==> delta: inputs <==
==> flow/design.v <==
module alu16bit (
  input clk,                 
  input reset,               
  input [2:0] operation,     
  input [15:0] operand_A,
  input [15:0] operand_B,
  output reg [31:0] result, 
  output reg carry_flag,
  output reg zero_flag
);
parameter [2:0] ADD  = 3'b000,
                SUB  = 3'b001,
                MUL  = 3'b010,
                AND  = 3'b011,
                OR   = 3'b100,
                NAND = 3'b101,
                NOR  = 3'b110,
                XOR  = 3'b111;
reg [31:0] alu_result;  
reg alu_carry;
reg alu_zero;
always @(*) begin
  alu_result = 32'b0;
  alu_carry  = 1'b0;
  alu_zero   = 1'b0;
  case (operation)
    ADD: begin
      {alu_carry, alu_result} = {1'b0, operand_A} + {1'b0, operand_B};
      alu_zero = (alu_result[15:0] == 16'b0);
    end
    SUB: begin
      {alu_carry, alu_result} = {1'b0, operand_A} - {1'b0, operand_B};
      alu_zero = (alu_result[15:0] == 16'b0);
    end
    MUL: begin
      alu_result = operand_A * operand_B;   
      alu_zero = (alu_result == 32'b0);
    end
    AND: begin
      alu_result = {16'b0, (operand_A & operand_B)};
      alu_zero = (alu_result[15:0] == 16'b0);
    end
    OR: begin
      alu_result = {16'b0, (operand_A | operand_B)};
      alu_zero = (alu_result[15:0] == 16'b0);
    end
    NAND: begin
      alu_result = {16'b0, ~(operand_A & operand_B)};
      alu_zero = (alu_result[15:0] == 16'b0);
    end
    NOR: begin
      alu_result = {16'b0, ~(operand_A | operand_B)};
      alu_zero = (alu_result[15:0] == 16'b0);
    end
    XOR: begin
      alu_result = {16'b0, (operand_A ^ operand_B)};
      alu_zero = (alu_result[15:0] == 16'b0);
    end
    default: begin
      alu_result = 32'b0;
      alu_carry  = 1'b0;
      alu_zero   = 1'b1;
    end
  endcase
end
always @(posedge clk) begin
  if (reset) begin
    result     <= 32'b0;
    carry_flag <= 1'b0;
    zero_flag  <= 1'b0;
  end else begin
    result     <= alu_result;
    carry_flag <= alu_carry;
    zero_flag  <= alu_zero;
  end
end
endmodule
==> flow/run.sh <==
#!/bin/bash
# the make line also repeats each setting of config.mk as NAME=value (left out here)
make -C /OpenROAD-flow-scripts/flow DESIGN_CONFIG=/design/flow/config.mk WORK_HOME=/design/flow/orfs CLKGATE_MAP_FILE= finish
==> flow/config.mk <==
export PLATFORM = sky130hd
export DESIGN_NAME = alu16bit
export DESIGN_NICKNAME = alu16bit
export VERILOG_FILES = /design/flow/design.v
export SDC_FILE = /design/flow/constraint.sdc
export NUM_CORES = 4
export LEC_CHECK = 0
export ABC_AREA = 0
export CAP_MARGIN = 5
export CELL_PAD_IN_SITES_DETAIL_PLACEMENT = 2
export CORE_MARGIN = 5
export CORE_UTILIZATION = 60
export CTS_CLUSTER_DIAMETER = 102
export CTS_CLUSTER_SIZE = 12
export GPL_ROUTABILITY_DRIVEN = 1
export MAX_ROUTING_LAYER = met4
export MIN_ROUTING_LAYER = met1
export PLACE_DENSITY_LB_ADDON = 0.18
export SETUP_SLACK_MARGIN = 0.85
export SLEW_MARGIN = 20
export TNS_END_PERCENT = 40
==> flow/constraint.sdc <==
create_clock -name core_clock -period 12.4 [get_ports {clk}]
set_input_delay 2.4800 -clock core_clock [delete_from_list [all_inputs] [get_ports {clk}]]
set_output_delay 2.4800 -clock core_clock [all_outputs]
set_load 0.01 [all_outputs]
==> inputs of indigo, as changes to delta <==
- ABC_AREA: 0 -> not set
- CAP_MARGIN: 5 -> 20
- CELL_PAD_IN_SITES_DETAIL_PLACEMENT: 2 -> not set
- CORE_MARGIN: 5 -> 2
- CORE_UTILIZATION: 60 -> 53
- CTS_CLUSTER_DIAMETER: 102 -> not set
- CTS_CLUSTER_SIZE: 12 -> not set
- GPL_ROUTABILITY_DRIVEN: 1 -> not set
- MAX_ROUTING_LAYER: met4 -> not set
- MIN_ROUTING_LAYER: met1 -> not set
- PLACE_DENSITY: not set -> 0.91
- PLACE_DENSITY_LB_ADDON: 0.18 -> not set
- SETUP_SLACK_MARGIN: 0.85 -> -0.22
- TNS_END_PERCENT: 40 -> not set
==> flow/constraint.sdc (replaced) <==
create_clock -name core_clock -period 7.2 [get_ports {clk}]
set_input_delay 1.4400 -clock core_clock [delete_from_list [all_inputs] [get_ports {clk}]]
set_output_delay 1.4400 -clock core_clock [all_outputs]
set_load 0.01 [all_outputs]
==> inputs of raven, as changes to delta <==
- ABC_AREA: 0 -> not set
- CAP_MARGIN: 5 -> 20
- CELL_PAD_IN_SITES_DETAIL_PLACEMENT: 2 -> not set
- CORE_MARGIN: 5 -> 2
- CORE_UTILIZATION: 60 -> 65
- CTS_CLUSTER_DIAMETER: 102 -> not set
- CTS_CLUSTER_SIZE: 12 -> not set
- GPL_ROUTABILITY_DRIVEN: 1 -> not set
- HOLD_SLACK_MARGIN: not set -> -0.09
- MAX_ROUTING_LAYER: met4 -> not set
- MIN_ROUTING_LAYER: met1 -> not set
- PLACE_DENSITY_LB_ADDON: 0.18 -> not set
- SETUP_SLACK_MARGIN: 0.85 -> not set
- TNS_END_PERCENT: 40 -> 100
==> flow/constraint.sdc (replaced) <==
create_clock -name core_clock -period 7.2 [get_ports {clk}]
set_input_delay 1.4400 -clock core_clock [delete_from_list [all_inputs] [get_ports {clk}]]
set_output_delay 1.4400 -clock core_clock [all_outputs]
set_load 0.01 [all_outputs]
==> results <==
| quantity | indigo | raven | delta |
|---|---|---|---|
| Number of buffers inserted for hold repair after clock tree synthesis | 0 | 0 | - |
| Num CTS Buffers | 5 | 5 | - |
| Floorplan die area | 25030 um^2 | 20520 um^2 | 24000 um^2 |
| Hpwl dp | 38210 um | 38680 um | - |
| Number of placed instances, taps included | 2154 | 2099 | - |
| Clock tree buffer depth | 2 | 2 | - |
| Number of rows created at floorplan | 56 | 50 | 53 |
| # resized after CTS | 68 | 257 | - |
| Die x size | 158.2 um | 143.2 um | 154.9 um |
| FP Core Util | 53.85% | 66.70% | 60.52% |
| Setup Fix Bufs, Post-CTS | 6 | 47 | - |
| Root buffer cell | sky130_fd_sc_hd__clkbuf_16 | sky130_fd_sc_hd__clkbuf_16 | - |
| Clock net sink count | 34 | 34 | - |
| Die span in y | 158.2 um | 143.2 um | 154.9 um |
| CTS H-tree depth | 2 | 2 | - |
| Run status | finished with violations | stopped before the end | stopped before the end |
| Last stage reached | - | 5_1_grt | 3_5_place_dp |
| Layout check failures | setup timing | - | - |
| Final weighted congestion in routability-driven placement | 1.029 | 1.029 | 1.090 |
| Post-placement worst setup slack | -0.8736 ns | -1.110 ns | - |
